job 4171:
// top
module top(
    input wire clk,
    input wire reset,
    input wire [7:0] next_in,
    output wire [7:0] f
    );
    wire [7:0] r1,r2,r3,r4,r5,r6,r7,r8,r9,r10;  
    wire [9:0] load, mul_en, add1_en, add2_en, mul_read, add1_read, add2_read;
    wire [3:0] state;
    controller C1(
        clk,
        reset,
        state,
        load, mul_en, add1_en, add2_en, mul_read, add1_read, add2_read  
    );
    datapath DP1(
        clk,
        reset,
        state,
        next_in,
        load, mul_en, add1_en, add2_en, mul_read, add1_read, add2_read,  
        r1,r2,r3,r4,r5,r6,r7,r8,r9,r10,  
        f
    );
endmodule
Size: roughly 1300 cells after synthesis, about 140 flip-flops, about 18 I/O pins.
make LEC_CHECK=0 CAP_MARGIN=20 CELL_PAD_IN_SITES_DETAIL_PLACEMENT=0 CELL_PAD_IN_SITES_GLOBAL_PLACEMENT=1 CORE_ASPECT_RATIO=0.5 CORE_MARGIN=7 CORE_UTILIZATION=33 CTS_CLUSTER_DIAMETER=392 CTS_CLUSTER_SIZE=98 PLACE_DENSITY=0.89 SLEW_MARGIN=20 TNS_END_PERCENT=15 finish   # period 12.0 ns
run.sh (not shown) runs the stock make flow with config.mk's settings and CLKGATE_MAP_FILE=.
Input changes introduced in job 3971 (baseline for comparison: job 4171):
==> flow/config.mk <==
export PLATFORM = sky130hd
export DESIGN_NAME = top
export DESIGN_NICKNAME = top
export VERILOG_FILES = /design/flow/design.v
export SDC_FILE = /design/flow/constraint.sdc
export NUM_CORES = 4
export LEC_CHECK = 0
export CAP_MARGIN = 20
export CORE_MARGIN = 2
export CORE_UTILIZATION = 40
export SLEW_MARGIN = 20
Findings:
The final reports for job 3971 and job 4171 show end-of-flow core utilization higher in the former.
Re cell depth of the worst hold path: job 3971 is 1 down on job 4171.
Final cell count (job 4171 / job 3971): 1.05
Input-level comparison between job 9312 and job 3971:
==> flow/constraint.sdc <==
create_clock -name core_clock -period 11.6 [get_ports {clk}]
set_input_delay 2.3200 -clock core_clock [delete_from_list [all_inputs] [get_ports {clk}]]
set_output_delay 2.3200 -clock core_clock [all_outputs]
set_load 0.01 [all_outputs]
Findings:
In job 9312, the number of clock buffer instances in the layout came out 5.0% above the value in job 3971. Compared with job 3971, job 9312 shows transition time at the pin with the least slew margin lower by 0.043 ns. Compared with job 3971, job 9312 shows a lower worst-path maximum fanout.
[inputs] job 8531 vs job 9312
diff --git a/flow/config.mk b/flow/config.mk
--- a/flow/config.mk
+++ b/flow/config.mk
@@ -10 +10,2 @@
-export CORE_UTILIZATION = 40
+export CORE_UTILIZATION = 65
+export PLACE_DENSITY = 0.36
==> flow/constraint.sdc <==
create_clock -name core_clock -period 11.3 [get_ports {clk}]
set_input_delay 2.2600 -clock core_clock [delete_from_list [all_inputs] [get_ports {clk}]]
set_output_delay 2.2600 -clock core_clock [all_outputs]
set_load 0.01 [all_outputs]
Notes after the runs:
- More vias were needed by job 8531 than by job 9312.
- The number of placed instances with taps included in job 8531 is 0.909 times that in job 9312.
- Going from job 9312 to job 8531, wire length of the first global-routing pass shrinks by about 1.8%.
- Diff job 9312 -> job 8531: die outline area fell by 0.012 mm2; delay of the slowest cell on the worst path fell by 0.04 ns.
- Time the worst path needs with I/O delays and setup on job 8531 is down relative to job 9312.
- The final reports for job 8531 and job 9312 show number of standard-cell rows in the floorplan lower in the former.
- Worst hold slack of job 8531 is on par with job 9312.
- The utilization number comes out higher for job 8531 vs job 9312.
- Comparing job 8531 and job 9312, detailed-routed wire length on met2 is higher on job 9312.


Setup of oak:
Starting RTL as in the previous note.
// top
module top(
    input wire clk,
    input wire reset,
    input wire [7:0] next_in,
    output wire [7:0] f
    );
clock: 5.35 ns
lec_check: 0
cap_margin: 20
core_margin: 2
core_utilization: 72
setup_slack_margin: -0.29
slew_margin: 20
Status(oak) = ERROR, stage = 5_1_grt
Changes in pine relative to oak:
- an added ABC_AREA of 1
- an added CTS_CLUSTER_SIZE of 15
- an added PLACE_DENSITY of 0.66
- a deleted SETUP_SLACK_MARGIN that had been -0.29
- a change of the clock period (ns, I/O delays scaled along) from 5.35 to 9.09
==> results <==
Every stage of the flow completed for pine, and the final layout passed the timing, DRC and antenna checks.
Placed wire-length estimate after detailed placement was lower in the run labelled pine.
Looking only at number of buffers inserted by post-CTS setup repair, and setting everything else aside, the higher value of oak and pine goes to oak.
Weighted congestion at the end of routability-driven global placement (pine vs. oak) decreases slightly
oak -> pine: synthesis area per yosys flat
Looking at oak and pine, the die extent in x is a wash.
pine vs oak: instance tally after logic synthesis up in pine
What birch does differently from pine at the input level:
- PLACE_DENSITY now 0.84, was 0.66
- the clock period (ns, I/O delays scaled along) now 8.6, was 9.09
==> results <==
STATUS run=birch STAGES=ALL_DONE FINAL_CHECKS=FAILED CAUSE=setup timing
Clock network fraction of design power | birch below pine
Max global-route wire length before repair across birch and pine: birch
In birch the area growth from synthesis to final layout turned out 7.9 points higher than in pine.
Inputs modified between birch and maple:
- a deleted CTS_CLUSTER_SIZE that had been 15
- a deleted PLACE_DENSITY that had been 0.84
- a change of the clock period (ns, I/O delays scaled along) from 8.6 to 13.2
### Flow results
- Per the comparison of maple with birch, maximum clock rate shrank by 6.9%; weighted congestion at the end of routability-driven global placement now smaller.
- maple | status: complete | timing, DRC, antenna: pass
- Count of cells resized by post-cts repair, birch and maple: smaller value in maple
- NOTE placed standard-cell area birch->maple decreased by a few percent
- birch -> maple: total number of nets in the final design decreased by a few percent
- Between maple and birch, it is maple whose clock latency reported for the late side of the worst-skew pair is lower, by 0.02 ns.
- [compare] base=birch new=maple: clock skew after layout has decreased, cell count of the worst hold path has remained practically unchanged.
- | hold violation total from the final report | birch vs maple | ≈ equal |
- Sequential power: maple vs birch down 36%
- The power of maple was superior to that of birch.
Power and IR drop assume default switching activity.
